## wip/garnet
Design cpu, start of the top module:
module cpu(clk, reset_n, read_m1, address1, data1, read_m2, write_m2, address2, data2_in, data2_out, num_inst, output_port, is_halted);
clock: 10.0 ns
lec_check: 0
abc_area: 1
cap_margin: 5
cell_pad_in_sites_detail_placement: 1
cell_pad_in_sites_global_placement: 3
core_aspect_ratio: 0.62
core_margin: 2
core_utilization: 15
cts_cluster_diameter: 162
gpl_routability_driven: 0
gpl_timing_driven: 1
hold_slack_margin: 0.16
setup_slack_margin: 2.66
slew_margin: 20
tns_end_percent: 25
run.sh (not shown) runs the stock make flow with config.mk's settings and CLKGATE_MAP_FILE=.
The following lists how wip/xenon was set up differently from wip/garnet:
Settings: GPL_TIMING_DRIVEN no longer set, was 1; CELL_PAD_IN_SITES_DETAIL_PLACEMENT now 0, was 1; CORE_ASPECT_RATIO now 0.63, was 0.62; SETUP_SLACK_MARGIN now 0.9, was 2.66; CAP_MARGIN now 10, was 5; ABC_AREA now 0, was 1; CELL_PAD_IN_SITES_GLOBAL_PLACEMENT no longer set, was 3; CORE_UTILIZATION now 72, was 15; TNS_END_PERCENT no longer set, was 25; CTS_CLUSTER_DIAMETER now 201, was 162; GPL_ROUTABILITY_DRIVEN no longer set, was 0; SLEW_MARGIN now 35, was 20; MAX_ROUTING_LAYER now met5, previously not set; PLACE_DENSITY now 0.95, previously not set; HOLD_SLACK_MARGIN no longer set, was 0.16; CTS_CLUSTER_SIZE now 44, previously not set; the clock period (ns, I/O delays scaled along) now 5.5, was 10.0.
[summary]
wip/xenon | ERROR | global routing. On wip/xenon: buffer levels on the longest clock path is 1 lower than what wip/garnet gave. Diff wip/garnet -> wip/xenon: H-tree level count fell by 2, cell area after synthesis decreased 2.1%. Diff wip/garnet -> wip/xenon | portion of netlist area occupied by mux cells | increase of 14 points.
[inputs] wip/juniper vs wip/xenon
Settings: MAX_ROUTING_LAYER: met5 -> unset; PLACE_DENSITY: 0.95 -> unset; ABC_AREA: 0 -> unset; CAP_MARGIN: 10 -> 20; CORE_ASPECT_RATIO: 0.63 -> unset; CTS_CLUSTER_DIAMETER: 201 -> unset; CELL_PAD_IN_SITES_DETAIL_PLACEMENT: 0 -> unset; SETUP_SLACK_MARGIN: 0.9 -> 1.37; CTS_CLUSTER_SIZE: 44 -> 57; SLEW_MARGIN: 35 -> 20; CORE_UTILIZATION: 72 -> 66; the clock period (ns, I/O delays scaled along): 5.5 -> 4.99.
==> results <==
Compared with wip/xenon, wip/juniper shows die area that has gone up by a little under 10%.
Final checks on wip/juniper, whose flow otherwise completed, came back failing, citing negative setup slack.
Die boundary height, wip/xenon and wip/juniper: larger value in wip/juniper
In the metrics for wip/xenon and wip/juniper, the one carrying the lower worst slack at placement is wip/juniper.
The higher depth of the CTS H-tree came out of wip/juniper.
wip/xenon -> wip/juniper: instance area at placement increased by a few percent
Taking wip/juniper over wip/xenon, the number of buffers inserted to repair setup after CTS ratio works out to 0.37.
Re aoi/oai-family share of the synthesized area: no difference whatsoever between wip/xenon and wip/juniper.
wip/juniper vs wip/xenon — chip width dropped by more than 10%
diff inputs: wip/juniper => wip/tundra
Settings: a change of CTS_CLUSTER_SIZE from 57 to 22; a deleted SETUP_SLACK_MARGIN that had been 1.37; a change of CORE_UTILIZATION from 66 to 70; a change of the clock period (ns, I/O delays scaled along) from 4.99 to 5.24.
--- outcome ---
- As the logs show, wip/tundra stopped at global routing after a tool error, so it never reached the end of the flow.
- wip/tundra -> wip/juniper: instance tally after logic synthesis delta 0, exact match
- From wip/juniper to wip/tundra the numbers moved as follows: floorplan die height went down, fraction of the core area occupied by cells at floorplan saw an increase.
- wip/tundra against wip/juniper; placed standard-cell area is down slightly.
- Re number of synthesized register bits: no difference whatsoever between wip/tundra and wip/juniper.
- wip/tundra vs. wip/juniper: final HPWL from detailed placement went up by 2.3%.
- Net count entering floorplan: wip/juniper vs wip/tundra identical
- Comparing wip/juniper and wip/tundra, the higher total die area was measured on wip/juniper.
- Delta(placer congestion estimate, wip/tundra - wip/juniper) < 0
- Re area of the mapped netlist: no difference whatsoever between wip/juniper and wip/tundra.
> inputs changed (wip/tundra -> wip/yarrow)
Settings: a deleted CTS_CLUSTER_SIZE that had been 22; a change of CORE_UTILIZATION from 70 to 20; a change of the clock period (ns, I/O delays scaled along) from 5.24 to 15.0.
==> results <==
| share of the core filled by cells before placement | wip/yarrow vs wip/tundra | 50 points lower |. NOTE number of buffers added by the clock tree synthesis step wip/tundra->wip/yarrow increased by a little under 10%. Against wip/tundra, wip/yarrow comes in 86% higher on die width. wip/yarrow completed; timing, DRC and antenna clean. In the floorplan summary, wip/yarrow is listed with a die area greater than that of wip/tundra. The half-perimeter wire length of the detailed placement result of wip/yarrow is lower than that of wip/tundra. wip/yarrow vs. wip/tundra: number of post-CTS setup repair buffers went down by 69. Against wip/tundra, wip/yarrow comes in 175 lower on total of cells resized after clock tree synthesis. Diff wip/tundra -> wip/yarrow | weighted congestion reported at the end of routability-driven placement | decrease of about 12%. Per the comparison of wip/yarrow with wip/tundra, maximum level of the CTS H-tree closely matched the old numbers; number of placed instances, taps included up about 40%; number of hold buffers added after cts closely matched the old numbers.
For wip/onyx, these inputs were changed with respect to wip/yarrow:
Settings: CORE_UTILIZATION: 20 -> 68; CTS_CLUSTER_SIZE: unset -> 84; GPL_TIMING_DRIVEN: unset -> 1; CORE_MARGIN: 2 -> 5; CAP_MARGIN: 20 -> 30; SETUP_SLACK_MARGIN: unset -> 2.72; MIN_ROUTING_LAYER: unset -> met1; PLACE_DENSITY_LB_ADDON: unset -> 0.24; TNS_END_PERCENT: unset -> 100; CELL_PAD_IN_SITES_GLOBAL_PLACEMENT: unset -> 2; MAX_ROUTING_LAYER: unset -> met5; the clock period (ns, I/O delays scaled along): 15.0 -> 12.6.
--- outcome ---
Run status, wip/onyx: aborted in global placement without I/O, error FLW-0024
Taking wip/yarrow as the reference, in wip/onyx per-instance average area after synthesis held; core box area decreased by 0.22 mm2 relative to the old numbers; number of cell rows now sits lower; yosys stat chip area held; horizontal die size went down by about 44%.
